==> flow/design.v (excerpt) <==
module top(
    input clk, rst,
    input [3:0] key_in,
    output [6:0] seg,
    output [7:0] sel,
    output reg [2:0] led, sel_led,
    output buz
);
==> flow/config.mk <==
export PLATFORM = sky130hd
export DESIGN_NAME = top
export DESIGN_NICKNAME = top
export VERILOG_FILES = /design/flow/design.v
export SDC_FILE = /design/flow/constraint.sdc
export NUM_CORES = 4
export LEC_CHECK = 0
export ABC_AREA = 0
export CAP_MARGIN = 20
export CORE_MARGIN = 2
export CORE_UTILIZATION = 72
export CTS_CLUSTER_DIAMETER = 26
export CTS_CLUSTER_SIZE = 15
export PLACE_DENSITY = 0.35
export SETUP_SLACK_MARGIN = 1.31
export SLEW_MARGIN = 20
==> flow/constraint.sdc <==
create_clock -name core_clock -period 4.52 [get_ports {clk}]
set_input_delay 0.9040 -clock core_clock [delete_from_list [all_inputs] [get_ports {clk}]]
set_output_delay 0.9040 -clock core_clock [all_outputs]
set_load 0.01 [all_outputs]
run.sh (not shown) runs the stock make flow with config.mk's settings and CLKGATE_MAP_FILE=.
The starting point finished but failed the layout checks on negative setup slack.
Change:
ABC_AREA = not set   (was 0)
CORE_UTILIZATION = 66   (was 72)
CTS_CLUSTER_DIAMETER = not set   (was 26)
CTS_CLUSTER_SIZE = not set   (was 15)
PLACE_DENSITY = not set   (was 0.35)
SETUP_SLACK_MARGIN = not set   (was 1.31)
Effect:
- The changed run finished but fails on negative setup slack
- core utilization went down by 8.0 points
- final area barely changes
- clock-buffer cell count does not change
- setup slack gains 0.27 ns
- global-route usage went down by 5.2 points
- sequential power stays flat
- non-clock buffer count went up by 11
- routed wire length went down by about a fifth
- power went up slightly
Change:
ABC_AREA = 1   (was not set)
CORE_ASPECT_RATIO = 0.91   (was not set)
CORE_UTILIZATION = 72   (was 66)
CTS_CLUSTER_DIAMETER = 25   (was not set)
CTS_CLUSTER_SIZE = 37   (was not set)
PLACE_DENSITY = 0.42   (was not set)
SETUP_SLACK_MARGIN = 1.19   (was not set)
After rerunning: The changed run completed, yet does not pass: negative setup slack; design area decreases by 5.2%; count of clock-buffer cells in the layout is unchanged; synthesized area decreases by 1.8%; worst setup slack is better by 0.31 ns; final cell count increases by 3.1%; critical path depth increases by 9; core utilization increases by 3.9 points; wire length decreases by 1.4%.


## old
top again, from the RTL that the note above started with.
## top
module top(
    input clk, rst,
    input [3:0] key_in,
    output [6:0] seg,
    output [7:0] sel,
    output reg [2:0] led, sel_led,
    output buz
);
clock: 9.7 ns
lec_check: 0
cap_margin: 0
cell_pad_in_sites_global_placement: 0
core_margin: 5
core_utilization: 65
cts_cluster_diameter: 350
cts_cluster_size: 50
hold_slack_margin: 0.14
max_routing_layer: met5
min_routing_layer: met1
setup_slack_margin: 1.66
slew_margin: 20
old closes out successfully: all stages finished, all timing, DRC and antenna checks passed.
Input-level comparison between new and old:
Settings: CORE_UTILIZATION now 52, was 65; PLACE_DENSITY_LB_ADDON now 0.02, previously not set; CELL_PAD_IN_SITES_GLOBAL_PLACEMENT now 1, was 0; SLEW_MARGIN now 10, was 20; CELL_PAD_IN_SITES_DETAIL_PLACEMENT now 1, previously not set; GPL_ROUTABILITY_DRIVEN now 0, previously not set; GPL_TIMING_DRIVEN now 0, previously not set; CTS_CLUSTER_SIZE now 73, was 50; CTS_CLUSTER_DIAMETER no longer set, was 350.
Findings:
Comparing old and new, pin slew with the least headroom to its limit is lower on new.
Looking at final critical-path setup slack, new sits 0.056 ns lower than old does.
Summary of new over old: wire length increased 25%, final critical path time including I/O delays and setup increased 0.056 ns, die footprint increased about 23%.
In new, number of cell rows is higher than in old.
Compared to old, new has areal power density over the cells about 4% higher.
Power after layout: new worse than old
old ended up with sequential cells as its largest power group; new ended up with the clock network.
Summary — number of cell instances on the worst register-to-register path, new relative to old: higher, by 2.
Met2 demand-to-capacity share in global routing delta for new relative to old: 2.3 points higher


== oak ==
top again, from the RTL that the note above started with.
make LEC_CHECK=0 CAP_MARGIN=20 CORE_MARGIN=2 CORE_UTILIZATION=66 CTS_CLUSTER_SIZE=98 SLEW_MARGIN=20 finish   # period 9.56 ns
oak: PASS, flow complete, no timing, DRC or antenna violations
[inputs] pine vs oak
Settings: setting SETUP_SLACK_MARGIN to 2.7 for the first time; setting ABC_AREA to 1 for the first time; setting TNS_END_PERCENT to 20 for the first time.
### Flow results
- [pine vs oak] synthesized chip area reported by yosys: lower in pine
- Higher power share of the clock group goes to oak over pine.
- Number of vias in the routed layout: pine vs oak, no meaningful difference
- Total power after layout of pine falls short of that of oak slightly.
- Delta (pine minus oak): critical path depth increased by 15 relative to the old numbers, total number of multi-input combinational cells was more or less identical, via count of the first global-routing pass increased by 173 relative to the old numbers, die size lost about 1.8%.
- pine improves on oak in wire length of the first global-routing pass.
- Compare oak and pine | final period demand of the worst path lower: pine
- pine against oak; combinational cell area excluding buffers and inverters is down by more than 10%.
Here is what was changed in the inputs of birch compared with pine.
Settings: changing CORE_UTILIZATION from 66 to 16; removing CTS_CLUSTER_SIZE (formerly 98); removing SETUP_SLACK_MARGIN (formerly 2.7); removing TNS_END_PERCENT (formerly 20); removing ABC_AREA (formerly 1); changing the clock period (ns, I/O delays scaled along) from 9.56 to 14.9.
## What came out
- On birch: portion of the post-synthesis area used by sequential elements is 0.76 points lower than what pine gave.
- From pine to birch the numbers moved as follows: total of buffers placed on input and output ports did not really move; clock share of power went up; combinational power went down.
- Compared with pine, birch shows power that has gone down by more than a quarter.
- Looking only at final standard cell count with taps included and fillers excluded, and setting everything else aside, the lower value of pine and birch goes to pine.
Here is what was changed in the inputs of maple compared with birch.
Settings: swapping 16 for 72 in CORE_UTILIZATION; putting CTS_CLUSTER_SIZE at 99 where nothing was set; putting ABC_AREA at 1 where nothing was set; swapping 14.9 for 4.56 in the clock period (ns, I/O delays scaled along).
==> results <==
Across maple and birch, a clean result was obtained everywhere but in maple.
From the logs: maple reached the end of the flow and failed the layout checks with negative setup slack.
Xor and xnor area share after synthesis was lower in maple than in birch.
Between maple and birch, normalized max-slew margin is lower for birch, maple comes in above that.
As of maple, total power had risen by more than 100% compared to birch.
Relative to birch, highest cell delay on the worst timing path decreased by 330 ps in maple.
birch → maple: average via count per standard cell climbed about 50%; maximum vdd drop went up by 200 uV.


== delta ==
Starting RTL as in the previous note.
==> flow/config.mk <==
export PLATFORM = sky130hd
export DESIGN_NAME = top
export DESIGN_NICKNAME = top
export VERILOG_FILES = /design/flow/design.v
export SDC_FILE = /design/flow/constraint.sdc
export NUM_CORES = 4
export LEC_CHECK = 0
export ABC_AREA = 1
export CAP_MARGIN = 0
export CORE_ASPECT_RATIO = 0.91
export CORE_MARGIN = 2
export CORE_UTILIZATION = 72
export CTS_CLUSTER_DIAMETER = 376
export CTS_CLUSTER_SIZE = 37
export PLACE_DENSITY = 0.42
export SLEW_MARGIN = 20
==> flow/constraint.sdc <==
create_clock -name core_clock -period 4.52 [get_ports {clk}]
set_input_delay 0.9040 -clock core_clock [delete_from_list [all_inputs] [get_ports {clk}]]
set_output_delay 0.9040 -clock core_clock [all_outputs]
set_load 0.01 [all_outputs]
In delta the implementation completed, yet the final layout does not meet the checks, the culprit being negative setup slack.
For garnet, these inputs were changed with respect to delta:
- CAP_MARGIN: 0 -> 20
- CTS_CLUSTER_DIAMETER: 376 -> 78
- CORE_ASPECT_RATIO: 0.91 -> unset
- PLACE_DENSITY: 0.42 -> unset
- PLACE_DENSITY_LB_ADDON: unset -> 0.26
Results
- Re cell depth of the worst hold path: no difference whatsoever between garnet and delta.
- In the reports for garnet and delta, the smaller number of rows created at floorplan belongs to delta.
- Side by side, critical path data arrival time turned out higher in garnet than in delta.
- Measured against each other, garnet and delta differ in clock network power share, the lower figure coming from delta.
- Looking at met2 routed wirelength, garnet sits 6.0% higher than delta does.
- Compared with delta, in garnet clock skew rose by 0.0032 ns; global placer's final weighted congestion rose by 5.5%; die area stayed essentially flat; total power draw rose by 2.3%; global-route wire length before repair rose by about 12%.
- In garnet the implementation completed, yet the final layout does not meet the checks, the culprit being negative setup slack.
- Total of clock buffers placed in the layout, garnet and delta: larger value in delta
The inputs of quartz differ from those of garnet as listed below.
- PLACE_DENSITY_LB_ADDON no longer set, was 0.26
- SETUP_SLACK_MARGIN now 0.52, previously not set
- PLACE_DENSITY now 0.42, previously not set
- CORE_ASPECT_RATIO now 0.91, previously not set
- CTS_CLUSTER_DIAMETER now 361, was 78
Cell area shrinks slightly when moving from garnet to quartz. A start point of the critical path of u_seg.idx[1]$_DFFE_PN0P_ is what quartz shows, while u_seg.idx[0]$_DFFE_PN0P_ belongs to garnet. The layout from quartz, despite a flow that completed every stage, fails the layout checks, with the failing checks listed as negative setup slack. Between garnet and quartz, the flow reports post-detailed-placement half-perimeter wirelength decreasing slightly. quartz vs. garnet: via count fell about 9%, time the final worst path needs with I/O delays and setup fell 0.82 ns, count of non-filler cells in the finished layout fell about 1.5%, cell-internal power fell 3.7%.


top again, from the RTL that the note above started with.
clock: 10.4 ns
lec_check: 0
abc_area: 1
cap_margin: 20
core_aspect_ratio: 1.01
core_margin: 4
core_utilization: 56
cts_cluster_diameter: 264
cts_cluster_size: 49
gpl_timing_driven: 0
min_routing_layer: met2
slew_margin: 20
Then changed:
CORE_ASPECT_RATIO = unset   (was 1.01)
CORE_MARGIN = 2   (was 4)
CORE_UTILIZATION = 68   (was 56)
CTS_CLUSTER_DIAMETER = unset   (was 264)
CTS_CLUSTER_SIZE = 37   (was 49)
GPL_TIMING_DRIVEN = unset   (was 0)
MIN_ROUTING_LAYER = unset   (was met2)
clock period = 4.52 ns   (was 10.4 ns; I/O delays follow)
Effect:
- With this change the flow finished but fails on setup timing
- utilization is higher by 21 points
- hold slack is better by 18 ps
- global-route usage is lower by 0.78 points
- worst setup slack is worse by 4400 ps
Then changed:
ABC_AREA = 0   (was 1)
CTS_CLUSTER_SIZE = 15   (was 37)
SETUP_SLACK_MARGIN = 1.34   (was unset)
Result:
- The new run finished with setup timing left
- maximum frequency is lower by 0.84%
- worst setup slack gets worse by 45 ps
- synthesized cell count came out lower by 10%
- area after synthesis climbs by 1.9%
- power rises by 1.8%
- routed wire length rose by 0.96%
Then changed:
ABC_AREA = 1   (was 0)
CORE_ASPECT_RATIO = 0.91   (was unset)
CORE_UTILIZATION = 72   (was 68)
CTS_CLUSTER_SIZE = 37   (was 15)
PLACE_DENSITY = 0.42   (was unset)
SETUP_SLACK_MARGIN = unset   (was 1.34)
Outcome: The changed run reached the layout checks and failed them: setup timing; die size drops by a little under a tenth; routed wire length climbs by a few percent; worst setup slack improved by 270 ps; flip-flop count does not change; cell area drops by a few percent; critical path depth climbs by 5; via count climbs by a few percent; clock power drops by a few percent; power drops slightly; worst hold slack improved by 9.3 ps.
Then changed:
ABC_AREA = unset   (was 1)
CORE_ASPECT_RATIO = unset   (was 0.91)
CTS_CLUSTER_SIZE = 24   (was 37)
PLACE_DENSITY = unset   (was 0.42)
clock period = 4.81 ns   (was 4.52 ns; I/O delays follow)
Effect: The changed run reached the layout checks and failed them: setup timing. Register-to-register slack gets better by 460 ps. Final area is higher by about 1.5%. Clock power is lower by about 8%. Die size grows by about 1.8%. Sequential cell count is unchanged. Combinational power hardly moves. Routed wire length goes up by 3.8%. Non-clock buffer count came out higher by 48. Setup slack loses 330 ps. Utilization is higher by 0.46 points. Clock-buffer cell count shrinks by 1.
Then changed:
CORE_UTILIZATION = 49   (was 72)
CTS_CLUSTER_SIZE = unset   (was 24)
clock period = 7.99 ns   (was 4.81 ns; I/O delays follow)
This time the run went through all stages and came out clean.
Design area drops by 11%.
Combinational power drops by 44%.
Register-to-register slack is better by 3300 ps.
Sequential cell count is unchanged.
Via count drops by 20%.
Cell count drops by 4.2%.
Clock skew climbs by 3.4 ps.
Setup slack is better by 1500 ps.
Power and IR drop assume default switching activity.
